## design/flow/config.mk

```make
export PLATFORM = sky130hd
export DESIGN_NAME = processor
export DESIGN_NICKNAME = processor
export VERILOG_FILES = /design/flow/design.v
export SDC_FILE = /design/flow/constraint.sdc
export NUM_CORES = 4
export LEC_CHECK = 0
export CAP_MARGIN = 10
export CELL_PAD_IN_SITES_GLOBAL_PLACEMENT = 1
export CORE_MARGIN = 2
export CORE_UTILIZATION = 57
export CTS_CLUSTER_SIZE = 44
export MAX_ROUTING_LAYER = met5
export SLEW_MARGIN = 20
```

## design/flow/constraint.sdc

```tcl
create_clock -name core_clock -period 7.17 [get_ports {clk}]
set_input_delay 1.4340 -clock core_clock [delete_from_list [all_inputs] [get_ports {clk}]]
set_output_delay 1.4340 -clock core_clock [all_outputs]
set_load 0.01 [all_outputs]
```

## design/flow/design.v

```verilog
module mem_registradores(
  input         clk,
  input         w,
  input  [4:0]  dst1,
  input  [4:0]  src1,
  input  [4:0]  src2,
  output [31:0] v1,
  output [31:0] v2,
  input  [31:0] t1);
reg [31:0] memory [31:0];
assign v1 = memory[src1];
assign v2 = memory[src2];
always @(posedge clk) begin
  if (w) begin
    memory[dst1] <= t1;
  end
end
endmodule
module alu(
  input [31:0] v1,
  input [31:0] v2,
  input [4:0]  op,
  output [31:0] alu_out);
reg [31:0] alu_out_reg;
assign alu_out = alu_out_reg;
always @(v1, v2, op) begin
  case(op)
    0: alu_out_reg = v1 + v2;
    1: alu_out_reg = v1 - v2;
    2: alu_out_reg = v1 * v2;
    3: alu_out_reg = v1 << v2;
    4: alu_out_reg = v1 & v2;
    5: alu_out_reg = v1 | v2;
    default: alu_out_reg = 32'd0;
  endcase
end
endmodule
module inst_decoder(
  input [31:0] instruction,
  output b,  
  output w,  
  output [4:0] op,  
  output i,  
  output [4:0] imm,  
  output [4:0] dst1,  
  output [4:0] src1,  
  output [4:0] src2);  
  assign op   = instruction[31:27];
  assign b    = instruction[26];
  assign w    = instruction[25];
  assign i    = instruction[24];
  assign dst1 = instruction[23:19];
  assign src1 = instruction[18:14];
  assign src2 = instruction[13:9];
  assign imm  = instruction[8:4];
endmodule
module processor(
  input clk,
  input rst,
  input [31:0] instruction,
  output [31:0] instruction_addr);
  wire b, w, i;
  wire [4:0] op;
  wire [4:0] imm;
  wire [4:0] dst1;
  wire [4:0] src1;
  wire [4:0] src2;
  wire [31:0] alu_out;
  wire [31:0] t1;
  wire [31:0] v1;
  wire [31:0] v2;
  assign t1 = i ? alu_out : imm;
  reg [31:0] pc;
  assign instruction_addr = pc;
  always @(posedge clk) begin
    if (rst)
      pc <= 0;
    else if (b)
      pc <= pc + t1;
    else
      pc <= pc + 1;
  end
  mem_registradores R(
    clk,
    w,
    dst1,
    src1,
    src2,
    v1,
    v2,
    t1);
  alu A(
    v1,
    v2,
    op,
    alu_out);
  inst_decoder D(
    instruction, 
    b, 
    w, 
    op, 
    i, 
    imm, 
    dst1, 
    src1, 
    src2);
  endmodule
```

## design/flow/run.sh

```bash
#!/bin/bash
# the make line also repeats each setting of config.mk as NAME=value (left out here)
make -C /OpenROAD-flow-scripts/flow DESIGN_CONFIG=/design/flow/config.mk WORK_HOME=/design/flow/orfs CLKGATE_MAP_FILE= finish
```

==> results of run 1 <==
## per-layer routing
metal  global-route usage, %  up-vias  share of wire [%]
met1                   52.93    26885                 34
met4                   25.77       10                7.2
met2                   68.38     3615                 47
met3                   9.405      798                 11
met5                       0        -              0.029
li1                        -    21468                  -
## area by class of cell
| class | count | area share, % |
|---|---|---|
| clock buffers | 113 | 2.963 |
| well taps | 1625 | 2.285 |
| clock inverters | 69 | 0.8662 |
| inverters | 536 | 2.295 |
| flip-flops and latches | 1056 | 35.28 |
| repair buffers | 1349 | 14.03 |
| diodes | 8 | 0.02250 |
| multi-input cells | 3320 | 42.26 |
## through the flow
| step | worst slack [ns] | instances | TNS (ns) | area [um^2] |
|---|---|---|---|---|
| floorplan | -4.478 | 5223 | -2448.55 | 70930 |
| global placement | -4.965 | 7774 | -2843.76 | 82380 |
| detailed placement | -4.965 | 7774 | -2884.32 | 82380 |
| CTS | -3.435 | 8049 | -1767.75 | 88330 |
| global route | -3.867 | 8068 | -2002.45 | 88960 |
| finish | -3.585 | 8076 | -1837.17 | 88980 |
## timing repair
| action | 4_1_cts | 5_1_grt |
|---|---|---|
| resized | 280 | 108 |
| pin swaps | 136 | 81 |
| buffers inserted | 85 | 17 |
| cloned | 15 | 3 |
| setup endpoints to repair | 925 | 925 |
==> datasheet_impl.txt, run 1 <==
Physical implementation characteristics

Parameter                              Value

Setup path
  Capturing element type of the critical path    flop
  R2r startpoint    R.memory[13][2]
  CP delay by family, top    adder cells
  Destination of the critical timing path    pc[31]
  Number of cells on the critical path    42
  Slowest Stage Delay on Critical Path    0.55 ns
  Count of buffer and inverter cells on the critical path    11
  Worst Path Required    7.75 ns
  CP arrival    11.33 ns
  Maximum fanout along the worst path    18
  Sort of element at the start of the critical path    input pin
  Type of the setup path with the least slack    input pin to flop
  Critical Path Source    instruction[10]
  R2r endpoint    pc[31]
  Slowest cell on the critical path    sky130_fd_sc_hd__mux4_2
  Register-to-Register Path Depth    43
  Reg-to-reg slack, setup    -3.03 ns

Run
  Tally of OpenROAD warnings    38
  Maxcap violations    0

CTS
  Number of CTS-inserted buffers    102
  Total clock sinks    1056
  TritonCTS clock tree    done
  Clock root buffer    sky130_fd_sc_hd__clkbuf_16
  Clock-pin transition on the worst setup and hold timing paths    0.06 ns
  Latest clock arrival within the worst-skew pair    0.73 ns
  Buffer depth of the longest clock path    3
  Level count of the clock H-tree    3
  Number of buffers inserted by hold repair at cts    0

Min path
  Type of the worst min-delay path    flop to flop
  Number of cells on the worst hold path    2
  Worst min-delay path startpoint    pc[0]
  Hold-critical path endpoint    pc[0]

Global routing
  Global route total overflow    0
  Via count of the first global-routing pass    54336
  GRT Resource Usage Total    42.48%
  Initial antenna violation count    14
  Global-route wire length before repair    378700 um
  Pin count of the biggest net entering global routing    41

Synthesis
  Share of the yosys chip area belonging to registers    44.66%
  Synth Area in Adders    15.27%
  Count of unique library cells instantiated by Yosys    80
  Main combinational cell family by area after synthesis    multiplexers
  Post-synthesis area per instance    13.46 um^2
  Number of nets produced by synthesis    5855
  Synthesis area per yosys    70290 um^2
  Tally of yosys warning messages    3
  Register bit total from synthesis    1056
  Most numerous cell types in the synthesized netlist    sky130_fd_sc_hd__edfxtp_1, sky130_fd_sc_hd__inv_1, sky130_fd_sc_hd__mux4_2
  Top-area cell share    43.75%
  Post-synthesis cell count from yosys    5223
  Share of synthesized cell area in and-or and or-and compound cells    5.288%
  Simple-gate area share of the yosys netlist    7.764%
  XOR/XNOR Area Share    1.992%
  Synth top cell by count    sky130_fd_sc_hd__edfxtp_1
  Top cells by area in the synthesized netlist    sky130_fd_sc_hd__edfxtp_1, sky130_fd_sc_hd__mux4_2, sky130_fd_sc_hd__fa_1
  Dominant flop cell    sky130_fd_sc_hd__edfxtp_1
  Gate count after technology mapping    5223
  Count of library flops with an enable pin    1024
  Fraction of registers with async set or reset after synthesis    0%
  Multiplexer share    20.10%
  Library cell occupying the most area in the post-synthesis netlist    sky130_fd_sc_hd__edfxtp_1
  Synthesized cell area    70290 um^2

Floorplan
  Die Width    355.2 um
  Die height    355.2 um
  Effective utilization at floorplan    57.60%
  Row Count    128
  Core region area    122000 um^2
  Die Outline Area    126100 um^2
  Number of primary I/O pins    66

Drt
  Antenna-violating nets left    0
  Number of iterations in the first detailed-routing pass    6
  DRC Markers    0
  1st-iter DRT viols    6594
  Routed via count    52776
  Detailed Route WL    266300 um
  Per-cell via count in the routed design    6.535
  Wire length per cell    32.97 um

STA
  Layout Skew    0.05664 ns
  Upper clock frequency limit    0.09298 GHz
  Slew Viols, Final    0
  Final critical-path required period    10.76 ns
  Endpoints failing hold    0
  RSZ-0062 raised after global routing    true
  Final critical-path setup slack    -3.585 ns
  Fin crit share    150.0%
  Setup-failing EPs final    925
  Transition time of the tightest slew-check pin    1.195 ns
  Final Hold Slack    0.6465 ns
  Relative slew slack    20.15%

Placement
  RD Place Congestion    1.031
  PortBufs    61
  Half-perimeter wire length after placement    188700 um

Cells and area
  Fill cell instance count of the final layout    8106
  Utilization after layout    72.91%
  Total number of nets in the final design    6997
  Register area    31390 um^2
  Logic area    37600 um^2
  Area added between synthesis and finish    26.58%

Run status
  Result of the run    complete, but fails checks
  Checks failing in the layout checks    negative setup slack
==> run 2, diff against run 1 <==
- CAP_MARGIN: 10 -> 20
- CELL_PAD_IN_SITES_GLOBAL_PLACEMENT: 1 -> unset
- CORE_UTILIZATION: 57 -> 40
- CTS_CLUSTER_SIZE: 44 -> unset
- MAX_ROUTING_LAYER: met5 -> unset
- PLACE_DENSITY: unset -> 0.6
- clock period: 7.17 -> 12.5 ns (I/O delays scaled with it)
==> datasheet_impl.txt, run 2 <==
Physical implementation characteristics

Parameter                              Value

Run status
  Result of the run    complete, no violations

CTS
  Latest clock arrival within the worst-skew pair    0.73 ns
  Buffer depth of the longest clock path    3
  Number of CTS-inserted buffers    102
  TritonCTS clock tree    done
  Total clock sinks    1056
  Clock root buffer    sky130_fd_sc_hd__clkbuf_16
  Level count of the clock H-tree    3
  Clock-pin transition on the worst setup and hold timing paths    0.06 ns

Synthesis
  Synth top cell by count    sky130_fd_sc_hd__edfxtp_1
  Dominant flop cell    sky130_fd_sc_hd__edfxtp_1
  Top cells by area in the synthesized netlist    sky130_fd_sc_hd__edfxtp_1, sky130_fd_sc_hd__mux4_2, sky130_fd_sc_hd__fa_1
  Simple-gate area share of the yosys netlist    7.764%
  Post-synthesis area per instance    13.46 um^2
  Synth Area in Adders    15.27%
  Gate count after technology mapping    5223
  Synthesis area per yosys    70290 um^2
  Synthesized cell area    70290 um^2
  Count of unique library cells instantiated by Yosys    80
  Main combinational cell family by area after synthesis    multiplexers
  Library cell occupying the most area in the post-synthesis netlist    sky130_fd_sc_hd__edfxtp_1
  XOR/XNOR Area Share    1.992%
  Register bit total from synthesis    1056
  Tally of yosys warning messages    3
  Share of synthesized cell area in and-or and or-and compound cells    5.288%
  Multiplexer share    20.10%
  Post-synthesis cell count from yosys    5223
  Count of library flops with an enable pin    1024
  Number of nets produced by synthesis    5855
  Most numerous cell types in the synthesized netlist    sky130_fd_sc_hd__edfxtp_1, sky130_fd_sc_hd__inv_1, sky130_fd_sc_hd__mux4_2
  Top-area cell share    43.75%
  Fraction of registers with async set or reset after synthesis    0%
  Share of the yosys chip area belonging to registers    44.66%

Setup path
  Number of cells on the critical path    40
  Critical Path Source    instruction[10]
  Sort of element at the start of the critical path    input pin
  CP arrival    12.70 ns
  R2r endpoint    pc[28]
  Maximum fanout along the worst path    8
  Count of buffer and inverter cells on the critical path    9
  Type of the setup path with the least slack    input pin to flop
  Worst Path Required    13.12 ns
  Slowest cell on the critical path    sky130_fd_sc_hd__mux4_2
  Slowest Stage Delay on Critical Path    0.54 ns
  Cell seen most often among critical-path stages    sky130_fd_sc_hd__fa_1
  CP delay by family, top    adder cells
  Reg-to-reg slack, setup    2.00 ns
  Destination of the critical timing path    pc[28]
  Capturing element type of the critical path    flop
  R2r startpoint    R.memory[15][2]
  Register-to-Register Path Depth    39

Drt
  DRC Markers    0
  Per-cell via count in the routed design    5.962
  Wire length per cell    30.86 um
  Routed via count    49236
  Detailed Route WL    254800 um
  Number of iterations in the first detailed-routing pass    6
  Antenna-violating nets left    0
  1st-iter DRT viols    6070

STA
  Setup-failing EPs final    0
  Layout Skew    0.04097 ns
  Sum Neg Setup Slack    0 ns
  Endpoints failing hold    0
  Slew Viols, Final    0
  Final critical-path required period    12.09 ns
  Upper clock frequency limit    0.08272 GHz
  Fin crit share    96.71%
  Transition time of the tightest slew-check pin    1.131 ns
  Relative slew slack    24.40%

Floorplan
  Effective utilization at floorplan    40.35%
  Die Width    423.2 um
  Core region area    174200 um^2
  Die height    423.2 um
  Number of primary I/O pins    66
  Row Count    153
  Die Outline Area    179100 um^2

Run
  Maxcap violations    0
  Tally of OpenROAD warnings    34

Placement
  Cell area after placement    79870 um^2
  Placed cells    8064
  Half-perimeter wire length after placement    178600 um
  PortBufs    61
  RD Place Congestion    1.015

Cells and area
  Summed area of non-filler cells in the final layout    83340 um^2
  Total number of nets in the final design    6483
  Area added between synthesis and finish    18.56%
  Cell Count, Final, Fillers Out    8258

Global routing
  Via count of the first global-routing pass    50549
  GRT Resource Usage Total    28.43%
  Global-route wire length before repair    364300 um
  Pin count of the biggest net entering global routing    53
  Initial antenna violation count    4
  Global route total overflow    0

Min path
  Type of the worst min-delay path    flop to flop
  Number of cells on the worst hold path    2
  Worst min-delay path startpoint    pc[0]
  Hold-critical path endpoint    pc[0]
-- run 2: layout make-up --
cell class,count,area [um^2]
diodes,4,10.01
clock buffers,116,2605
clock inverters,66,681.9
fillers,15236,90870
inverters,536,2014
multi-input cells,3319,36190
flip-flops and latches,1056,31390
well taps,2325,2909
repair buffers,836,7535
-- run 2: metal layers --
metal / track usage, % / share of wire (%)
met3: 5.050 / 9.5
met2: 45.36 / 47
met5: 0 / 0.0090
met1: 37.45 / 38
met4: 14.16 / 5.7
-- run 2: stage by stage --
stage               hold WS, ns  worst slack [ns]  utilization, %
global route             0.7124         -0.003152           47.83
CTS                      0.6808            0.1507           47.74
finish                   0.6771            0.4114           47.84
floorplan                0.6286           -0.2160               -
global placement         0.6328           -0.8283           45.84
detailed placement       0.6433           -0.8820           45.85
-- run 2: timing repair --
action,in CTS,in global routing
hold buffers,0,0
pin swaps,0,2
gates cloned,0,1
gates resized,1,16
endpoints found under the setup margin,3,7
setup buffers,0,7
==> run 3, diff against run 2 <==
- ABC_AREA: unset -> 0
- CAP_MARGIN: 20 -> 40
- CELL_PAD_IN_SITES_DETAIL_PLACEMENT: unset -> 2
- CELL_PAD_IN_SITES_GLOBAL_PLACEMENT: unset -> 3
- CORE_ASPECT_RATIO: unset -> 1.51
- CORE_UTILIZATION: 40 -> 22
- CTS_CLUSTER_DIAMETER: unset -> 42
- CTS_CLUSTER_SIZE: unset -> 22
- HOLD_SLACK_MARGIN: unset -> 0.06
- MAX_ROUTING_LAYER: unset -> met4
- MIN_ROUTING_LAYER: unset -> met2
- PLACE_DENSITY: 0.6 -> unset
- PLACE_DENSITY_LB_ADDON: unset -> 0.26
- SLEW_MARGIN: 20 -> 15
==> datasheet_impl.txt, run 3 <==
Physical implementation characteristics

Parameter                              Value

Synthesis
  Count of library flops with an enable pin    1024
  Count of unique library cells instantiated by Yosys    80
  Synthesized cell area    70290 um^2
  Multiplexer share    20.10%
  Simple-gate area share of the yosys netlist    7.764%
  Share of synthesized cell area in and-or and or-and compound cells    5.288%
  Tally of yosys warning messages    3
  Fraction of registers with async set or reset after synthesis    0%
  Register bit total from synthesis    1056
  Post-synthesis cell count from yosys    5223
  Most numerous cell types in the synthesized netlist    sky130_fd_sc_hd__edfxtp_1, sky130_fd_sc_hd__inv_1, sky130_fd_sc_hd__mux4_2
  Gate count after technology mapping    5223
  XOR/XNOR Area Share    1.992%
  Post-synthesis area per instance    13.46 um^2
  Top-area cell share    43.75%
  Number of nets produced by synthesis    5855
  Share of the yosys chip area belonging to registers    44.66%
  Synthesis area per yosys    70290 um^2
  Main combinational cell family by area after synthesis    multiplexers
  Top cells by area in the synthesized netlist    sky130_fd_sc_hd__edfxtp_1, sky130_fd_sc_hd__mux4_2, sky130_fd_sc_hd__fa_1
  Dominant flop cell    sky130_fd_sc_hd__edfxtp_1
  Library cell occupying the most area in the post-synthesis netlist    sky130_fd_sc_hd__edfxtp_1
  Synth Area in Adders    15.27%
  Synth top cell by count    sky130_fd_sc_hd__edfxtp_1

Cells and area
  Summed area of non-filler cells in the final layout    89060 um^2
  Area added between synthesis and finish    26.69%
  Cell Count, Final, Fillers Out    10395
  Total number of nets in the final design    6693
  Utilization after layout    27.94%
  Fill cell instance count of the final layout    33779
  Register area    31390 um^2
  Logic area    36730 um^2

Drt
  Number of iterations in the first detailed-routing pass    6
  Detailed Route WL    352700 um
  Antenna-violating nets left    0
  Per-cell via count in the routed design    6.443
  1st-iter DRT viols    11315
  Routed via count    66980
  DRC Markers    0
  Wire length per cell    33.93 um

Setup path
  CP arrival    13.17 ns
  R2r endpoint    pc[31]
  Type of the setup path with the least slack    input pin to flop
  Worst Path Required    13.11 ns
  Slowest Stage Delay on Critical Path    0.79 ns
  Reg-to-reg slack, setup    1.69 ns
  Sort of element at the start of the critical path    input pin
  Critical Path Source    instruction[14]
  R2r startpoint    R.memory[15][2]
  CP delay by family, top    adder cells
  Destination of the critical timing path    pc[31]
  Slowest cell on the critical path    sky130_fd_sc_hd__fa_2
  Number of cells on the critical path    40
  Register-to-Register Path Depth    45
  Capturing element type of the critical path    flop
  Count of buffer and inverter cells on the critical path    9
  Cell seen most often among critical-path stages    sky130_fd_sc_hd__fa_2
  Maximum fanout along the worst path    7

Min path
  Worst min-delay path startpoint    pc[0]
  Type of the worst min-delay path    flop to flop
  Number of cells on the worst hold path    2
  Hold-critical path endpoint    pc[0]

Global routing
  Pin count of the biggest net entering global routing    39
  Global route total overflow    0
  Initial antenna violation count    7
  Via count of the first global-routing pass    80119
  Global-route wire length before repair    480500 um
  GRT Resource Usage Total    33.84%

STA
  Setup-failing EPs final    1
  Transition time of the tightest slew-check pin    0.9588 ns
  Upper clock frequency limit    0.07964 GHz
  Sum Neg Setup Slack    -0.05681 ns
  Relative slew slack    36.08%
  Final critical-path setup slack    -0.05681 ns
  Final critical-path required period    12.56 ns
  Fin crit share    100.5%
  Layout Skew    0.04875 ns
  Slew Viols, Final    0
  Endpoints failing hold    0
  Final Hold Slack    0.6527 ns
  RSZ-0062 raised after global routing    true

Floorplan
  Core region area    318700 um^2
  Die Width    464.0 um
  Number of primary I/O pins    66
  Effective utilization at floorplan    22.05%
  Die Outline Area    324100 um^2
  Row Count    255
  Die height    698.6 um

CTS
  Clock root buffer    sky130_fd_sc_hd__clkbuf_16
  Total clock sinks    1056
  Number of CTS-inserted buffers    82
  TritonCTS clock tree    done
  Level count of the clock H-tree    3
  Buffer depth of the longest clock path    3
  Clock-pin transition on the worst setup and hold timing paths    0.09 ns
  Latest clock arrival within the worst-skew pair    0.74 ns

Run status
  Checks failing in the layout checks    negative setup slack
  Result of the run    complete, but fails checks

Run
  Tally of OpenROAD warnings    36
  Maxcap violations    0

Placement
  PortBufs    61
  RD Place Congestion    1.036
  Placed cells    10140
  Half-perimeter wire length after placement    259000 um
  Cell area after placement    84200 um^2
[run 3: repair_timing]
item                                    CTS  global route
hold buffers                              0             0
pin swaps                                 5            63
setup buffers                             3            55
gates cloned                              2             4
endpoints found under the setup margin    9           110
resized                                  31           160
[run 3: layout make-up]
class	count	area share, %
well taps	4240	5.957
clock inverters	60	0.8753
clock buffers	90	2.421
repair buffers	1066	11.88
inverters	536	2.287
multi-input cells	3319	41.25
flip-flops and latches	1056	35.25
diodes	28	0.07868
[run 3: per-stage QoR]
step	setup slack [ns]
after CTS	0.001612
after global placement	-1.231
after floorplan	-0.2160
final	-0.05681
after detailed placement	-1.200
after global routing	-0.4275
[run 3: layer usage]
layer | global-route usage, % | up-vias | share of wire (%)
li1 | - | 20743 | -
met5 | - | - | 0
met3 | 37.25 | 1925 | 36
met1 | - | 22199 | 0
met2 | 43.36 | 22113 | 56
met4 | 7.410 | 0 | 8.4
==> run 4, diff against run 3 <==
- ABC_AREA: 0 -> unset
- CAP_MARGIN: 40 -> 20
- CELL_PAD_IN_SITES_DETAIL_PLACEMENT: 2 -> unset
- CELL_PAD_IN_SITES_GLOBAL_PLACEMENT: 3 -> unset
- CORE_ASPECT_RATIO: 1.51 -> unset
- CORE_UTILIZATION: 22 -> 68
- CTS_CLUSTER_DIAMETER: 42 -> unset
- CTS_CLUSTER_SIZE: 22 -> unset
- HOLD_SLACK_MARGIN: 0.06 -> unset
- MIN_ROUTING_LAYER: met2 -> unset
- PLACE_DENSITY_LB_ADDON: 0.26 -> unset
- SETUP_SLACK_MARGIN: unset -> 0.12
- SLEW_MARGIN: 15 -> 20
- clock period: 12.5 -> 8.61 ns (I/O delays scaled with it)
==> datasheet_impl.txt, run 4 <==
Physical implementation characteristics

Parameter                              Value

Cells and area
  Total number of nets in the final design    6931
  Summed area of non-filler cells in the final layout    88190 um^2
  Area added between synthesis and finish    25.46%
  Logic area    37520 um^2
  Cell Count, Final, Fillers Out    7771
  Fill cell instance count of the final layout    4538
  Register area    31390 um^2

Synthesis
  Synthesis area per yosys    70290 um^2
  Count of unique library cells instantiated by Yosys    80
  Share of the yosys chip area belonging to registers    44.66%
  Most numerous cell types in the synthesized netlist    sky130_fd_sc_hd__edfxtp_1, sky130_fd_sc_hd__inv_1, sky130_fd_sc_hd__mux4_2
  Synthesized cell area    70290 um^2
  Number of nets produced by synthesis    5855
  Post-synthesis cell count from yosys    5223
  Tally of yosys warning messages    3
  Dominant flop cell    sky130_fd_sc_hd__edfxtp_1
  Multiplexer share    20.10%
  Synth Area in Adders    15.27%
  Top-area cell share    43.75%
  Post-synthesis area per instance    13.46 um^2
  Main combinational cell family by area after synthesis    multiplexers
  Register bit total from synthesis    1056
  Share of synthesized cell area in and-or and or-and compound cells    5.288%
  Simple-gate area share of the yosys netlist    7.764%
  Gate count after technology mapping    5223
  Synth top cell by count    sky130_fd_sc_hd__edfxtp_1
  Count of library flops with an enable pin    1024
  Library cell occupying the most area in the post-synthesis netlist    sky130_fd_sc_hd__edfxtp_1
  Fraction of registers with async set or reset after synthesis    0%
  XOR/XNOR Area Share    1.992%
  Top cells by area in the synthesized netlist    sky130_fd_sc_hd__edfxtp_1, sky130_fd_sc_hd__mux4_2, sky130_fd_sc_hd__fa_1

Floorplan
  Row Count    117
  Core region area    102200 um^2
  Die height    325.5 um
  Effective utilization at floorplan    68.79%
  Die Outline Area    106000 um^2
  Die Width    325.5 um
  Number of primary I/O pins    66

Setup path
  Reg-to-reg slack, setup    -1.93 ns
  R2r endpoint    pc[31]
  Capturing element type of the critical path    flop
  R2r startpoint    R.memory[17][2]
  Worst Path Required    9.18 ns
  Number of cells on the critical path    46
  Count of buffer and inverter cells on the critical path    16
  Slowest cell on the critical path    sky130_fd_sc_hd__fa_1
  Register-to-Register Path Depth    41
  Slowest Stage Delay on Critical Path    0.60 ns
  Sort of element at the start of the critical path    input pin
  Type of the setup path with the least slack    input pin to flop
  Maximum fanout along the worst path    8
  CP arrival    11.95 ns
  Critical Path Source    instruction[14]
  CP delay by family, top    adder cells
  Destination of the critical timing path    pc[31]

CTS
  Level count of the clock H-tree    3
  Total clock sinks    1056
  Number of CTS-inserted buffers    103
  Buffer depth of the longest clock path    3
  TritonCTS clock tree    done
  Number of buffers inserted by hold repair at cts    0
  Latest clock arrival within the worst-skew pair    0.78 ns
  Clock root buffer    sky130_fd_sc_hd__clkbuf_16
  Clock-pin transition on the worst setup and hold timing paths    0.06 ns

STA
  Layout Skew    0.08901 ns
  RSZ-0062 raised after global routing    true
  Final critical-path setup slack    -2.769 ns
  Final critical-path required period    11.38 ns
  Endpoints failing hold    0
  Sum Neg Setup Slack    -933.96 ns
  Transition time of the tightest slew-check pin    1.216 ns
  Setup-failing EPs final    761
  Relative slew slack    18.74%
  Slew Viols, Final    0
  Fin crit share    132.2%
  Upper clock frequency limit    0.08788 GHz

Placement
  RD Place Congestion    1.101
  Placed cells    7407
  Cell area after placement    81010 um^2
  PortBufs    61
  Half-perimeter wire length after placement    176700 um

Run
  Tally of OpenROAD warnings    38
  Maxcap violations    0

Run status
  Result of the run    complete, but fails checks
  Checks failing in the layout checks    negative setup slack

Drt
  DRC Markers    0
  Detailed Route WL    292300 um
  1st-iter DRT viols    10400
  Number of iterations in the first detailed-routing pass    9
  Antenna-violating nets left    0
  Routed via count    57997
  Wire length per cell    37.61 um
  Per-cell via count in the routed design    7.463

Global routing
  Via count of the first global-routing pass    58099
  GRT Resource Usage Total    54.32%
  Initial antenna violation count    7
  Global-route wire length before repair    397200 um
  Global route total overflow    0
  Pin count of the biggest net entering global routing    47

Min path
  Number of cells on the worst hold path    3
  Worst min-delay path startpoint    pc[31]
  Type of the worst min-delay path    flop to flop
  Hold-critical path endpoint    pc[31]
==> run 4: final cells by class <==
type	count	share of cell area (%)
Multi-Input combinational cell	3319	42.54
Sequential cell	1056	35.59
Inverter	536	2.311
Timing Repair Buffer	1283	13.61
Clock buffer	123	3.008
Clock inverter	67	0.9420
Tap cell	1368	1.941
Antenna cell	19	0.05391
==> run 4: per-layer routing <==
metal	up-vias	GRT usage, %	routed length [um]
met1	27637	63.59	83150
met4	0	39.69	31980
met5	-	-	0
li1	21342	-	-
met2	6643	77.08	123700
met3	2375	20.48	53410
==> run 4: timing repair <==
item / CTS / global route
setup endpoints to repair: 761 / 794
pin swaps: 98 / 95
setup buffers: 69 / 70
resized: 274 / 176
hold endpoints to repair: 0 / 0
gates cloned: 12 / 5
==> run 4: metrics by stage <==
| stage | hold slack [ns] | setup slack (ns) | utilization, % |
|---|---|---|---|
| floorplan | 0.6286 | -3.326 | - |
| global placement | 0.6495 | -3.504 | 79.28 |
| detailed placement | 0.6519 | -3.721 | 79.28 |
| CTS | 0.6657 | -2.266 | 84.86 |
| global route | 0.7042 | -2.955 | 86.30 |
| finish | 0.6799 | -2.769 | 86.31 |
==> run 5, diff against run 4 <==
- CORE_UTILIZATION: 68 -> 66
- CTS_CLUSTER_SIZE: unset -> 58
- PLACE_DENSITY: unset -> 0.6
- SETUP_SLACK_MARGIN: 0.12 -> unset
- clock period: 8.61 -> 10.8 ns (I/O delays scaled with it)
==> datasheet_impl.txt, run 5 <==
Physical implementation characteristics

Parameter                              Value

Cells and area
  Register area    31390 um^2
  Summed area of non-filler cells in the final layout    85980 um^2
  Fill cell instance count of the final layout    5455
  Total number of nets in the final design    6667
  Utilization after layout    81.56%
  Logic area    37460 um^2
  Area added between synthesis and finish    22.32%

Synthesis
  Most numerous cell types in the synthesized netlist    sky130_fd_sc_hd__edfxtp_1, sky130_fd_sc_hd__inv_1, sky130_fd_sc_hd__mux4_2
  Dominant flop cell    sky130_fd_sc_hd__edfxtp_1
  Main combinational cell family by area after synthesis    multiplexers
  Post-synthesis area per instance    13.46 um^2
  Synthesized cell area    70290 um^2
  Multiplexer share    20.10%
  Post-synthesis cell count from yosys    5223
  Share of the yosys chip area belonging to registers    44.66%
  Synth top cell by count    sky130_fd_sc_hd__edfxtp_1
  Count of library flops with an enable pin    1024
  Register bit total from synthesis    1056
  Share of synthesized cell area in and-or and or-and compound cells    5.288%
  Top-area cell share    43.75%
  Top cells by area in the synthesized netlist    sky130_fd_sc_hd__edfxtp_1, sky130_fd_sc_hd__mux4_2, sky130_fd_sc_hd__fa_1
  Count of unique library cells instantiated by Yosys    80
  Synthesis area per yosys    70290 um^2
  Simple-gate area share of the yosys netlist    7.764%
  Gate count after technology mapping    5223
  Fraction of registers with async set or reset after synthesis    0%
  XOR/XNOR Area Share    1.992%
  Library cell occupying the most area in the post-synthesis netlist    sky130_fd_sc_hd__edfxtp_1
  Tally of yosys warning messages    3
  Synth Area in Adders    15.27%
  Number of nets produced by synthesis    5855

STA
  Transition time of the tightest slew-check pin    1.171 ns
  Endpoints failing hold    0
  Relative slew slack    21.76%
  Fin crit share    106.9%
  Final critical-path setup slack    -0.7489 ns
  Slew Viols, Final    0
  Setup-failing EPs final    79
  Final critical-path required period    11.55 ns
  RSZ-0062 raised after global routing    true
  Layout Skew    0.07433 ns
  Upper clock frequency limit    0.08659 GHz

CTS
  Number of CTS-inserted buffers    103
  TritonCTS clock tree    done
  Level count of the clock H-tree    3
  Total clock sinks    1056
  Latest clock arrival within the worst-skew pair    0.75 ns
  Clock root buffer    sky130_fd_sc_hd__clkbuf_16
  Buffer depth of the longest clock path    3
  Clock-pin transition on the worst setup and hold timing paths    0.06 ns

Setup path
  Critical Path Source    instruction[14]
  Slowest Stage Delay on Critical Path    0.53 ns
  CP delay by family, top    adder cells
  Number of cells on the critical path    48
  Register-to-Register Path Depth    41
  Reg-to-reg slack, setup    0.50 ns
  R2r endpoint    pc[31]
  CP arrival    12.17 ns
  Slowest cell on the critical path    sky130_fd_sc_hd__fa_1
  Sort of element at the start of the critical path    input pin
  Capturing element type of the critical path    flop
  Type of the setup path with the least slack    input pin to flop
  Count of buffer and inverter cells on the critical path    12
  Maximum fanout along the worst path    8
  R2r startpoint    R.memory[19][2]
  Worst Path Required    11.42 ns
  Cell seen most often among critical-path stages    sky130_fd_sc_hd__fa_1
  Destination of the critical timing path    pc[31]

Global routing
  Initial antenna violation count    9
  Via count of the first global-routing pass    55171
  Global routing's busiest layer    met2
  GRT Resource Usage Total    50.68%
  Met1 demand-to-capacity share in global routing    60.30%
  Grt met2 use    73.75%
  Global-route wire length before repair    376200 um
  Met3 Resource Use GR    17.48%
  Pin count of the biggest net entering global routing    39
  Global route total overflow    0

Floorplan
  Die height    330.4 um
  Row Count    119
  Core region area    105400 um^2
  Die Width    330.4 um
  Effective utilization at floorplan    66.68%
  Number of primary I/O pins    66
  Die Outline Area    109100 um^2

Run status
  Checks failing in the layout checks    negative setup slack
  Result of the run    complete, but fails checks

Placement
  PortBufs    61
  RD Place Congestion    1.052
  Cell area after placement    79260 um^2
  Half-perimeter wire length after placement    171200 um

Drt
  Number of iterations in the first detailed-routing pass    9
  Detailed Route WL    272400 um
  Per-cell via count in the routed design    7.242
  1st-iter DRT viols    8881
  Antenna-violating nets left    0
  Wire length per cell    36.21 um
  DRC Markers    0
  Routed via count    54487

Run
  Tally of OpenROAD warnings    38
  Maxcap violations    0

Min path
  Number of cells on the worst hold path    3
  Type of the worst min-delay path    flop to flop
  Hold-critical path endpoint    pc[31]
  Worst min-delay path startpoint    pc[31]
[run 5: what timing repair did]
| item | 4_1_cts | 5_1_grt |
|---|---|---|
| gates resized | 211 | 171 |
| setup buffers | 61 | 39 |
| hold buffers | 0 | 0 |
| setup endpoints to repair | 209 | 156 |
| pin swaps | 88 | 106 |
| gates cloned | 18 | 4 |
[run 5: stage by stage]
step | setup slack, ns | hold slack [ns] | cells | TNS [ns]
2_1_floorplan | -1.574 | 0.6286 | 5223 | -159.14
3_3_place_gp | -1.810 | 0.6437 | 7205 | -295.50
3_5_place_dp | -1.884 | 0.6450 | 7205 | -353.98
4_1_cts | -0.4969 | 0.6652 | 7466 | -3.745
5_1_grt | -0.9927 | 0.6876 | 7516 | -37.25
6_report | -0.7489 | 0.6371 | 7524 | -10.77
[run 5: layer usage]
metal / share of wire, % / vias up
met5: 0 / -
met2: 44 / 5454
met3: 16 / 1690
li1: - / 20784
met1: 30 / 26559
met4: 9.3 / 0
[run 5: area by class of cell]
cell class	instances	share of cell area, %
Multi-Input combinational cell	3320	43.57
Sequential cell	1056	36.51
Timing Repair Buffer	1018	11.44
Clock buffer	115	3.075
Inverter	536	2.357
Tap cell	1391	2.024
Clock inverter	71	0.9794
Antenna cell	17	0.04948
==> run 6, diff against run 5 <==
- CAP_MARGIN: 20 -> 35
- CELL_PAD_IN_SITES_DETAIL_PLACEMENT: unset -> 2
- CELL_PAD_IN_SITES_GLOBAL_PLACEMENT: unset -> 0
- CORE_MARGIN: 2 -> 10
- CORE_UTILIZATION: 66 -> 44
- CTS_CLUSTER_DIAMETER: unset -> 368
- CTS_CLUSTER_SIZE: 58 -> 50
- GPL_TIMING_DRIVEN: unset -> 0
- MIN_ROUTING_LAYER: unset -> met2
- PLACE_DENSITY: 0.6 -> 0.4
- clock period: 10.8 -> 17.5 ns (I/O delays scaled with it)
==> datasheet_impl.txt, run 6 <==
Summary of implementation characteristics

Parameter                              Value

Placement
  PortBufs    55
  Worst setup slack after placement    -3.423 ns
  Cell area after placement    77820 um^2
  RD Place Congestion    1.087
  Half-perimeter wire length after placement    282600 um

CTS
  Total clock sinks    1056
  Level count of the clock H-tree    1
  Number of CTS-inserted buffers    25
  Buffer depth of the longest clock path    3
  Clock root buffer    sky130_fd_sc_hd__clkbuf_16

Synthesis
  Number of nets produced by synthesis    5855
  Synth top cell by count    sky130_fd_sc_hd__edfxtp_1
  Top-area cell share    43.75%
  XOR/XNOR Area Share    1.992%
  Post-synthesis area per instance    13.46 um^2
  Main combinational cell family by area after synthesis    multiplexers
  Count of library flops with an enable pin    1024
  Top cells by area in the synthesized netlist    sky130_fd_sc_hd__edfxtp_1, sky130_fd_sc_hd__mux4_2, sky130_fd_sc_hd__fa_1
  Count of unique library cells instantiated by Yosys    80
  Tally of yosys warning messages    3
  Synthesized cell area    70290 um^2
  Dominant flop cell    sky130_fd_sc_hd__edfxtp_1
  Share of the yosys chip area belonging to registers    44.66%
  Fraction of registers with async set or reset after synthesis    0%
  Register bit total from synthesis    1056
  Library cell occupying the most area in the post-synthesis netlist    sky130_fd_sc_hd__edfxtp_1
  Post-synthesis cell count from yosys    5223
  Simple-gate area share of the yosys netlist    7.764%
  Synthesis area per yosys    70290 um^2
  Multiplexer share    20.10%
  Gate count after technology mapping    5223
  Synth Area in Adders    15.27%
  Share of synthesized cell area in and-or and or-and compound cells    5.288%
  Most numerous cell types in the synthesized netlist    sky130_fd_sc_hd__edfxtp_1, sky130_fd_sc_hd__inv_1, sky130_fd_sc_hd__mux4_2

Floorplan
  Number of primary I/O pins    66
  Core region area    158600 um^2
  Row Count    146
  Die height    419.7 um
  Effective utilization at floorplan    44.33%
  Die Width    419.7 um
  Die Outline Area    176100 um^2

Run status
  Result of the run    aborted with a tool error
  Step where the flow halted    5_1_grt
==> run 6: what timing repair did <==
| item | in CTS |
|---|---|
| pin swaps | 1 |
| hold buffers | 0 |
| setup buffers | 1 |
| gates cloned | 0 |
| endpoints found under the setup margin | 372 |
| gates resized | 31 |
==> run 6: stage by stage <==
| stage | util, % | TNS [ns] | instances | hold WS, ns |
|---|---|---|---|---|
| detailed placement | 49.08 | -668.86 | 7548 | 0.6344 |
| floorplan | - | 0 | 5223 | 0.6286 |
| global placement | 46.31 | -2368.46 | 7350 | 0.5885 |
| CTS | 49.55 | 0 | 7576 | 0.6826 |
==> run 7, diff against run 6 <==
- CAP_MARGIN: 35 -> 25
- CELL_PAD_IN_SITES_GLOBAL_PLACEMENT: 0 -> 3
- CORE_ASPECT_RATIO: unset -> 1.1
- CORE_MARGIN: 10 -> 9
- CORE_UTILIZATION: 44 -> 51
- CTS_CLUSTER_DIAMETER: 368 -> unset
- CTS_CLUSTER_SIZE: 50 -> 44
- MIN_ROUTING_LAYER: met2 -> unset
- PLACE_DENSITY: 0.4 -> unset
- PLACE_DENSITY_LB_ADDON: unset -> 0.03
- clock period: 17.5 -> 8.92 ns (I/O delays scaled with it)
==> datasheet_impl.txt, run 7 <==
Summary of implementation characteristics

Parameter                              Value

Run status
  Result of the run    aborted with a tool error
  Step where the flow halted    4_1_cts
  Tool Error    [ERROR DPL-0033] detailed placement checks failed during check placement.

Synthesis
  Count of library flops with an enable pin    1024
  Gate count after technology mapping    5223
  Top-area cell share    43.75%
  Number of nets produced by synthesis    5855
  Share of the yosys chip area belonging to registers    44.66%
  Dominant flop cell    sky130_fd_sc_hd__edfxtp_1
  Register bit total from synthesis    1056
  Post-synthesis area per instance    13.46 um^2
  Tally of yosys warning messages    3
  Most numerous cell types in the synthesized netlist    sky130_fd_sc_hd__edfxtp_1, sky130_fd_sc_hd__inv_1, sky130_fd_sc_hd__mux4_2
  Main combinational cell family by area after synthesis    multiplexers
  Post-synthesis cell count from yosys    5223
  Synth Area in Adders    15.27%
  XOR/XNOR Area Share    1.992%
  Synthesized cell area    70290 um^2
  Library cell occupying the most area in the post-synthesis netlist    sky130_fd_sc_hd__edfxtp_1
  Simple-gate area share of the yosys netlist    7.764%
  Share of synthesized cell area in and-or and or-and compound cells    5.288%
  Synth top cell by count    sky130_fd_sc_hd__edfxtp_1
  Multiplexer share    20.10%
  Fraction of registers with async set or reset after synthesis    0%
  Synthesis area per yosys    70290 um^2
  Top cells by area in the synthesized netlist    sky130_fd_sc_hd__edfxtp_1, sky130_fd_sc_hd__mux4_2, sky130_fd_sc_hd__fa_1
  Count of unique library cells instantiated by Yosys    80

Placement
  PortBufs    55
  Cell area after placement    76740 um^2
  RD Place Congestion    1.016
  Placed cells    7197
  Worst setup slack after placement    -8.416 ns
  Half-perimeter wire length after placement    269700 um

Floorplan
  Core region area    136600 um^2
  Die Outline Area    151500 um^2
  Die Width    372.0 um
  Row Count    142
  Effective utilization at floorplan    51.45%
  Number of primary I/O pins    66
  Die height    407.4 um
run 7: metrics by stage:
step / utilization (%)
floorplan: -
global placement: 53.97
detailed placement: 56.17
==> run 8, diff against run 7 <==
- CAP_MARGIN: 25 -> 20
- CELL_PAD_IN_SITES_DETAIL_PLACEMENT: 2 -> unset
- CELL_PAD_IN_SITES_GLOBAL_PLACEMENT: 3 -> unset
- CORE_ASPECT_RATIO: 1.1 -> unset
- CORE_MARGIN: 9 -> 2
- CORE_UTILIZATION: 51 -> 72
- CTS_CLUSTER_SIZE: 44 -> unset
- GPL_TIMING_DRIVEN: 0 -> unset
- HOLD_SLACK_MARGIN: unset -> -0.09
- PLACE_DENSITY_LB_ADDON: 0.03 -> unset
- SETUP_SLACK_MARGIN: unset -> 0.12
- clock period: 8.92 -> 8.19 ns (I/O delays scaled with it)
==> datasheet_impl.txt, run 8 <==
Summary of implementation characteristics

Parameter                              Value

Synthesis
  Synthesized cell area    70290 um^2
  Main combinational cell family by area after synthesis    multiplexers
  Register bit total from synthesis    1056
  Count of library flops with an enable pin    1024
  Post-synthesis cell count from yosys    5223
  Tally of yosys warning messages    3
  Fraction of registers with async set or reset after synthesis    0%
  Number of nets produced by synthesis    5855
  Most numerous cell types in the synthesized netlist    sky130_fd_sc_hd__edfxtp_1, sky130_fd_sc_hd__inv_1, sky130_fd_sc_hd__mux4_2
  Library cell occupying the most area in the post-synthesis netlist    sky130_fd_sc_hd__edfxtp_1
  Post-synthesis area per instance    13.46 um^2
  XOR/XNOR Area Share    1.992%
  Gate count after technology mapping    5223
  Share of synthesized cell area in and-or and or-and compound cells    5.288%
  Count of unique library cells instantiated by Yosys    80
  Synthesis area per yosys    70290 um^2
  Share of the yosys chip area belonging to registers    44.66%
  Synth top cell by count    sky130_fd_sc_hd__edfxtp_1
  Simple-gate area share of the yosys netlist    7.764%
  Dominant flop cell    sky130_fd_sc_hd__edfxtp_1
  Multiplexer share    20.10%
  Synth Area in Adders    15.27%
  Top-area cell share    43.75%
  Top cells by area in the synthesized netlist    sky130_fd_sc_hd__edfxtp_1, sky130_fd_sc_hd__mux4_2, sky130_fd_sc_hd__fa_1

Floorplan
  Core region area    96710 um^2
  Die Outline Area    100100 um^2
  Number of primary I/O pins    66
  Die Width    316.5 um
  Effective utilization at floorplan    72.69%
  Row Count    114
  Die height    316.5 um

Placement
  PortBufs    61
  RD Place Congestion    1.085
  Cell area after placement    80690 um^2
  Half-perimeter wire length after placement    200900 um
  Placed cells    7297

CTS
  Total clock sinks    1056
  Buffer depth of the longest clock path    3
  Clock root buffer    sky130_fd_sc_hd__clkbuf_16
  Level count of the clock H-tree    3
  Number of CTS-inserted buffers    103
  Number of buffers inserted by hold repair at cts    0

Run status
  Tool Error    [ERROR GRT-0116] Global routing finished with congestion. Check the congestion regions in the DRC Viewer.
  Step where the flow halted    5_1_grt
  Result of the run    aborted with a tool error

Global routing
  Global route total overflow    1954
  GRT Resource Usage Total    90.86%
run 8: what timing repair did:
item / in CTS
resized: 350
pin swaps: 143
setup endpoints to repair: 827
setup buffers: 103
gates cloned: 13
run 8: per-layer routing:
metal | GRT overflow | GRT usage (%)
met1 | 193 | 89.29
met2 | 1021 | 100.6
met3 | 210 | 81.45
met4 | 530 | 88.84
met5 | - | -
run 8: through the flow:
step           setup WS, ns  hold slack [ns]
2_1_floorplan        -3.662           0.6286
3_3_place_gp         -3.580           0.6243
3_5_place_dp         -3.856           0.6413
4_1_cts              -2.712           0.6498
==> run 9, diff against run 8 <==
- ABC_AREA: unset -> 1
- CORE_UTILIZATION: 72 -> 16
- CTS_CLUSTER_DIAMETER: unset -> 61
- GPL_TIMING_DRIVEN: unset -> 1
- HOLD_SLACK_MARGIN: -0.09 -> unset
- MAX_ROUTING_LAYER: met4 -> met5
- MIN_ROUTING_LAYER: unset -> met1
- PLACE_DENSITY_LB_ADDON: unset -> 0.2
- SETUP_SLACK_MARGIN: 0.12 -> unset
- TNS_END_PERCENT: unset -> 35
- clock period: 8.19 -> 13.6 ns (I/O delays scaled with it)
==> datasheet_impl.txt, run 9 <==
Physical implementation characteristics

Parameter                              Value

Synthesis
  Gate count after technology mapping    9185
  Top-area cell share    40.88%
  Tally of yosys warning messages    3
  Post-synthesis cell count from yosys    9185
  Library cell occupying the most area in the post-synthesis netlist    sky130_fd_sc_hd__edfxtp_1
  Dominant flop cell    sky130_fd_sc_hd__edfxtp_1
  Synth Area in Adders    14.04%
  Multiplexer share    0%
  Top cells by area in the synthesized netlist    sky130_fd_sc_hd__edfxtp_1, sky130_fd_sc_hd__nand2_1, sky130_fd_sc_hd__fa_1
  Synth top cell by count    sky130_fd_sc_hd__nand2_1
  Fraction of registers with async set or reset after synthesis    0%
  Share of the yosys chip area belonging to registers    41.73%
  Post-synthesis area per instance    8.190 um^2
  Count of library flops with an enable pin    1024
  Synthesis area per yosys    75220 um^2
  Synthesized cell area    75220 um^2
  Main combinational cell family by area after synthesis    simple AND/OR/NAND/NOR gates
  Register bit total from synthesis    1056
  Number of nets produced by synthesis    9817
  Share of synthesized cell area in and-or and or-and compound cells    8.621%
  Count of unique library cells instantiated by Yosys    62
  XOR/XNOR Area Share    0.7102%
  Simple-gate area share of the yosys netlist    26.25%
  Most numerous cell types in the synthesized netlist    sky130_fd_sc_hd__nand2_1, sky130_fd_sc_hd__nand3_1, sky130_fd_sc_hd__edfxtp_1

Setup path
  R2r endpoint    pc[31]
  Slowest cell on the critical path    sky130_fd_sc_hd__fa_1
  Sort of element at the start of the critical path    input pin
  Register-to-Register Path Depth    50
  Count of buffer and inverter cells on the critical path    15
  Critical Path Source    instruction[14]
  Cell seen most often among critical-path stages    sky130_fd_sc_hd__nand2_1
  Worst Path Required    14.33 ns
  CP arrival    13.57 ns
  Number of cells on the critical path    53
  Maximum fanout along the worst path    50
  Reg-to-reg slack, setup    3.07 ns
  Slowest Stage Delay on Critical Path    0.53 ns
  CP delay by family, top    adder cells
  Capturing element type of the critical path    flop
  Destination of the critical timing path    pc[31]
  R2r startpoint    R.memory[28][7]
  Type of the setup path with the least slack    input pin to flop

Min path
  Type of the worst min-delay path    flop to flop
  Number of cells on the worst hold path    3
  Hold-critical path endpoint    pc[0]
  Worst min-delay path startpoint    pc[0]

Floorplan
  Number of primary I/O pins    66
  Die height    689.7 um
  Effective utilization at floorplan    16.09%
  Core region area    467600 um^2
  Row Count    251
  Die Width    689.7 um
  Die Outline Area    475600 um^2

Global routing
  Global route total overflow    0
  Global-route wire length before repair    515500 um
  Initial antenna violation count    21
  Via count of the first global-routing pass    66513
  GRT Resource Usage Total    15.08%
  Pin count of the biggest net entering global routing    90

CTS
  Clock root buffer    sky130_fd_sc_hd__clkbuf_16
  TritonCTS clock tree    done
  Number of CTS-inserted buffers    146
  Level count of the clock H-tree    4
  Number of buffers inserted by hold repair at cts    0
  Total clock sinks    1056
  Buffer depth of the longest clock path    4
  # Post-CTS Setup Buffers    0
  Count of cells resized by post-cts repair    0
  Clock-pin transition on the worst setup and hold timing paths    0.05 ns
  Latest clock arrival within the worst-skew pair    0.83 ns

Cells and area
  Total number of nets in the final design    10069
  Area added between synthesis and finish    21.63%
  Register area    31390 um^2
  Logic area    37630 um^2
  Fill cell instance count of the final layout    51919

Drt
  Detailed Route WL    366100 um
  1st-iter DRT viols    5694
  DRC Markers    0
  Per-cell via count in the routed design    4.218
  Routed via count    66370
  Number of iterations in the first detailed-routing pass    6
  Wire length per cell    23.27 um
  Antenna-violating nets left    0

STA
  Upper clock frequency limit    0.07786 GHz
  Sum Neg Setup Slack    0 ns
  Final critical-path required period    12.84 ns
  Slew Viols, Final    0
  Layout Skew    0.08241 ns
  Transition time of the tightest slew-check pin    1.218 ns
  Endpoints failing hold    0
  Setup-failing EPs final    0
  Fin crit share    94.44%
  Relative slew slack    18.63%
  RSZ-0062 raised after global routing    false

Placement
  Half-perimeter wire length after placement    243200 um
  RD Place Congestion    0.8742
  PortBufs    61

Run
  Maxcap violations    0
  Tally of OpenROAD warnings    33

Run status
  Result of the run    complete, no violations
## run 9: final cells by class
| type | count | area share [%] |
|---|---|---|
| Tap cell | 6198 | 8.476 |
| Inverter | 996 | 4.161 |
| Antenna cell | 6 | 0.01641 |
| Timing Repair Buffer | 670 | 7.088 |
| Sequential cell | 1056 | 34.31 |
| Clock buffer | 180 | 4.179 |
| Multi-Input combinational cell | 6567 | 41.13 |
| Clock inverter | 63 | 0.6441 |
## run 9: metal layers
| layer | part of all wire (%) | routed length [um] | global-route usage, % |
|---|---|---|---|
| met5 | 0 | 0 | 0 |
| met4 | 3.3 | 12060 | 4.453 |
| met3 | 4.4 | 15990 | 1.448 |
| met2 | 48 | 175100 | 25.93 |
| met1 | 45 | 163000 | 19.96 |
## run 9: stage by stage
stage                     instances  setup WS [ns]  area, um^2  hold WS, ns  utilization, %
final                         15736         0.7562       91490       0.5906           19.57
after global routing          15731         0.2100       91480       0.6708           19.56
after CTS                     15729         0.7571       91470       0.6011           19.56
after detailed placement      15486       -0.04879       87050       0.5864           18.62
after global placement        15478        -0.1802       86860       0.5866           18.57
after floorplan                9185          1.072       75220       0.6237               -
==> run 10, diff against run 9 <==
- ABC_AREA: 1 -> unset
- CORE_UTILIZATION: 16 -> 64
- CTS_CLUSTER_DIAMETER: 61 -> unset
- CTS_CLUSTER_SIZE: unset -> 96
- GPL_TIMING_DRIVEN: 1 -> unset
- MAX_ROUTING_LAYER: met5 -> unset
- MIN_ROUTING_LAYER: met1 -> unset
- PLACE_DENSITY: unset -> 0.6
- PLACE_DENSITY_LB_ADDON: 0.2 -> unset
- TNS_END_PERCENT: 35 -> unset
- clock period: 13.6 -> 11.4 ns (I/O delays scaled with it)
==> datasheet_impl.txt, run 10 <==
Physical implementation characteristics

Parameter                              Value

Synthesis
  Multiplexer share    20.10%
  Main combinational cell family by area after synthesis    multiplexers
  Simple-gate area share of the yosys netlist    7.764%
  Top-area cell share    43.75%
  Synth top cell by count    sky130_fd_sc_hd__edfxtp_1
  Register bit total from synthesis    1056
  Tally of yosys warning messages    3
  Count of library flops with an enable pin    1024
  XOR/XNOR Area Share    1.992%
  Count of unique library cells instantiated by Yosys    80
  Post-synthesis area per instance    13.46 um^2
  Library cell occupying the most area in the post-synthesis netlist    sky130_fd_sc_hd__edfxtp_1
  Top cells by area in the synthesized netlist    sky130_fd_sc_hd__edfxtp_1, sky130_fd_sc_hd__mux4_2, sky130_fd_sc_hd__fa_1
  Synthesized cell area    70290 um^2
  Synthesis area per yosys    70290 um^2
  Fraction of registers with async set or reset after synthesis    0%
  Dominant flop cell    sky130_fd_sc_hd__edfxtp_1
  Synth Area in Adders    15.27%
  Post-synthesis cell count from yosys    5223
  Share of synthesized cell area in and-or and or-and compound cells    5.288%
  Share of the yosys chip area belonging to registers    44.66%
  Gate count after technology mapping    5223
  Number of nets produced by synthesis    5855
  Most numerous cell types in the synthesized netlist    sky130_fd_sc_hd__edfxtp_1, sky130_fd_sc_hd__inv_1, sky130_fd_sc_hd__mux4_2

Floorplan
  Number of primary I/O pins    66
  Row Count    121
  Die Width    335.4 um
  Die height    335.4 um
  Effective utilization at floorplan    64.58%
  Core region area    108900 um^2
  Die Outline Area    112500 um^2

CTS
  Level count of the clock H-tree    3
  Number of buffers inserted by hold repair at cts    0
  Clock-pin transition on the worst setup and hold timing paths    0.08 ns
  Buffer depth of the longest clock path    3
  Clock root buffer    sky130_fd_sc_hd__clkbuf_16
  Latest clock arrival within the worst-skew pair    0.74 ns
  Total clock sinks    1056
  TritonCTS clock tree    done
  Number of CTS-inserted buffers    106

Setup path
  Count of buffer and inverter cells on the critical path    12
  Destination of the critical timing path    pc[28]
  CP delay by family, top    adder cells
  Cell seen most often among critical-path stages    sky130_fd_sc_hd__fa_1
  Register-to-Register Path Depth    40
  Slowest cell on the critical path    sky130_fd_sc_hd__fa_1
  Reg-to-reg slack, setup    1.13 ns
  CP arrival    12.33 ns
  Slowest Stage Delay on Critical Path    0.59 ns
  R2r endpoint    pc[28]
  Capturing element type of the critical path    flop
  Maximum fanout along the worst path    14
  Type of the setup path with the least slack    input pin to flop
  R2r startpoint    R.memory[17][2]
  Number of cells on the critical path    45
  Worst Path Required    12.02 ns
  Critical Path Source    instruction[11]
  Sort of element at the start of the critical path    input pin

Global routing
  Global route total overflow    0
  GRT Resource Usage Total    45.30%
  Global-route wire length before repair    359900 um
  Via count of the first global-routing pass    52432
  Pin count of the biggest net entering global routing    44
  Initial antenna violation count    7

Placement
  Placed cells    7188
  Half-perimeter wire length after placement    172200 um
  RD Place Congestion    1.042
  PortBufs    61
  Worst setup slack after placement    -1.234 ns

Cells and area
  Area added between synthesis and finish    20.50%
  Cell Count, Final, Fillers Out    7482
  Fill cell instance count of the final layout    6360
  Utilization after layout    77.82%
  Register area    31390 um^2
  Total number of nets in the final design    6607
  Logic area    36830 um^2

Drt
  Routed via count    51929
  Number of iterations in the first detailed-routing pass    8
  DRC Markers    0
  Antenna-violating nets left    0
  Wire length per cell    34.00 um
  1st-iter DRT viols    7530
  Detailed Route WL    254400 um
  Per-cell via count in the routed design    6.941

Min path
  Type of the worst min-delay path    flop to flop
  Hold-critical path endpoint    pc[0]
  Worst min-delay path startpoint    pc[0]
  Number of cells on the worst hold path    2

STA
  RSZ-0062 raised after global routing    true
  Setup-failing EPs final    8
  Fin crit share    102.7%
  Final critical-path required period    11.71 ns
  Slew Viols, Final    0
  Upper clock frequency limit    0.08541 GHz
  Layout Skew    0.05595 ns
  Relative slew slack    28.97%
  Transition time of the tightest slew-check pin    1.065 ns
  Final critical-path setup slack    -0.3085 ns
  Final Hold Slack    0.6557 ns
  Endpoints failing hold    0

Run status
  Result of the run    complete, but fails checks
  Checks failing in the layout checks    negative setup slack

Run
  Tally of OpenROAD warnings    40
  Maxcap violations    0
[run 10: repair_timing]
action / 4_1_cts / 5_1_grt
gates resized: 113 / 104
pin swaps: 62 / 78
endpoints found under the setup margin: 45 / 79
gates cloned: 5 / 6
setup buffers: 42 / 42
[run 10: layout make-up]
class                           count  area share, %
Antenna cell                        4        0.01182
Clock buffer                      122          3.253
Clock inverter                     75         0.9808
Inverter                          536          2.394
Multi-Input combinational cell   3320          43.48
Sequential cell                  1056          37.06
Tap cell                         1414          2.089
Timing Repair Buffer              955          10.73
[run 10: through the flow]
step / instance area, um^2 / TNS, ns
floorplan: 70900 / -23.04
global placement: 79200 / -76.48
detailed placement: 79210 / -90.90
CTS: 83860 / -0.3932
global route: 84700 / -12.32
finish: 84710 / -1.423
[run 10: routing by layer]
layer | routed length (um) | global-route usage [%] | share of wire, % | vias to the layer above
met5 | 43 | 0 | 0.017 | -
met3 | 39120 | 14.37 | 15 | 1050
met1 | 83690 | 58.48 | 33 | 25711
li1 | - | - | - | 20689
met4 | 17490 | 25.14 | 6.9 | 6
met2 | 114100 | 68.67 | 45 | 4473
==> run 11, diff against run 10 <==
- CAP_MARGIN: 20 -> 35
- CELL_PAD_IN_SITES_DETAIL_PLACEMENT: unset -> 2
- CELL_PAD_IN_SITES_GLOBAL_PLACEMENT: unset -> 1
- CORE_UTILIZATION: 64 -> 44
- CTS_CLUSTER_DIAMETER: unset -> 368
- CTS_CLUSTER_SIZE: 96 -> 50
- GPL_TIMING_DRIVEN: unset -> 0
- MAX_ROUTING_LAYER: unset -> met4
- MIN_ROUTING_LAYER: unset -> met2
- PLACE_DENSITY: 0.6 -> 0.81
- clock period: 11.4 -> 17.5 ns (I/O delays scaled with it)
==> datasheet_impl.txt, run 11 <==
Summary of implementation characteristics

Parameter                              Value

Run status
  Result of the run    aborted with a tool error
  Step where the flow halted    5_1_grt
  Tool Error    [ERROR GRT-0116] Global routing finished with congestion. Check the congestion regions in the DRC Viewer.

Floorplan
  Effective utilization at floorplan    44.33%
  Number of primary I/O pins    66
  Die Outline Area    163000 um^2
  Die height    403.7 um
  Core region area    158600 um^2
  Die Width    403.7 um
  Row Count    146

Synthesis
  Post-synthesis area per instance    13.46 um^2
  Post-synthesis cell count from yosys    5223
  Gate count after technology mapping    5223
  Count of library flops with an enable pin    1024
  Synth Area in Adders    15.27%
  Main combinational cell family by area after synthesis    multiplexers
  Share of the yosys chip area belonging to registers    44.66%
  Count of unique library cells instantiated by Yosys    80
  Top cells by area in the synthesized netlist    sky130_fd_sc_hd__edfxtp_1, sky130_fd_sc_hd__mux4_2, sky130_fd_sc_hd__fa_1
  Number of nets produced by synthesis    5855
  Library cell occupying the most area in the post-synthesis netlist    sky130_fd_sc_hd__edfxtp_1
  Simple-gate area share of the yosys netlist    7.764%
  Dominant flop cell    sky130_fd_sc_hd__edfxtp_1
  Synth top cell by count    sky130_fd_sc_hd__edfxtp_1
  Most numerous cell types in the synthesized netlist    sky130_fd_sc_hd__edfxtp_1, sky130_fd_sc_hd__inv_1, sky130_fd_sc_hd__mux4_2
  Synthesis area per yosys    70290 um^2
  Top-area cell share    43.75%
  Synthesized cell area    70290 um^2
  Fraction of registers with async set or reset after synthesis    0%
  Multiplexer share    20.10%
  XOR/XNOR Area Share    1.992%
  Share of synthesized cell area in and-or and or-and compound cells    5.288%
  Register bit total from synthesis    1056
  Tally of yosys warning messages    3

CTS
  Level count of the clock H-tree    1
  Number of buffers inserted by hold repair at cts    0
  Buffer depth of the longest clock path    3
  Number of CTS-inserted buffers    25
  Clock root buffer    sky130_fd_sc_hd__clkbuf_16
  Total clock sinks    1056

Placement
  Half-perimeter wire length after placement    292500 um
  PortBufs    55
  RD Place Congestion    1.132
  Worst setup slack after placement    -3.903 ns

Global routing
  Global route total overflow    881
  GRT Resource Usage Total    80.23%
## run 11: through the flow
step	instances	hold WS (ns)	area, um^2
after CTS	7580	0.7304	78690
after detailed placement	7547	0.7009	77840
after global placement	7350	0.5866	73440
after floorplan	5223	0.6286	70290
## run 11: per-layer routing
| layer | overflow | track usage (%) |
|---|---|---|
| met5 | - | - |
| met4 | 148 | 64.76 |
| met3 | 621 | 84.81 |
| met2 | 112 | 83.86 |
| met1 | - | - |
## run 11: repair_timing
action / CTS
setup buffers: 4
gates resized: 57
setup endpoints to repair: 435
pin swaps: 2
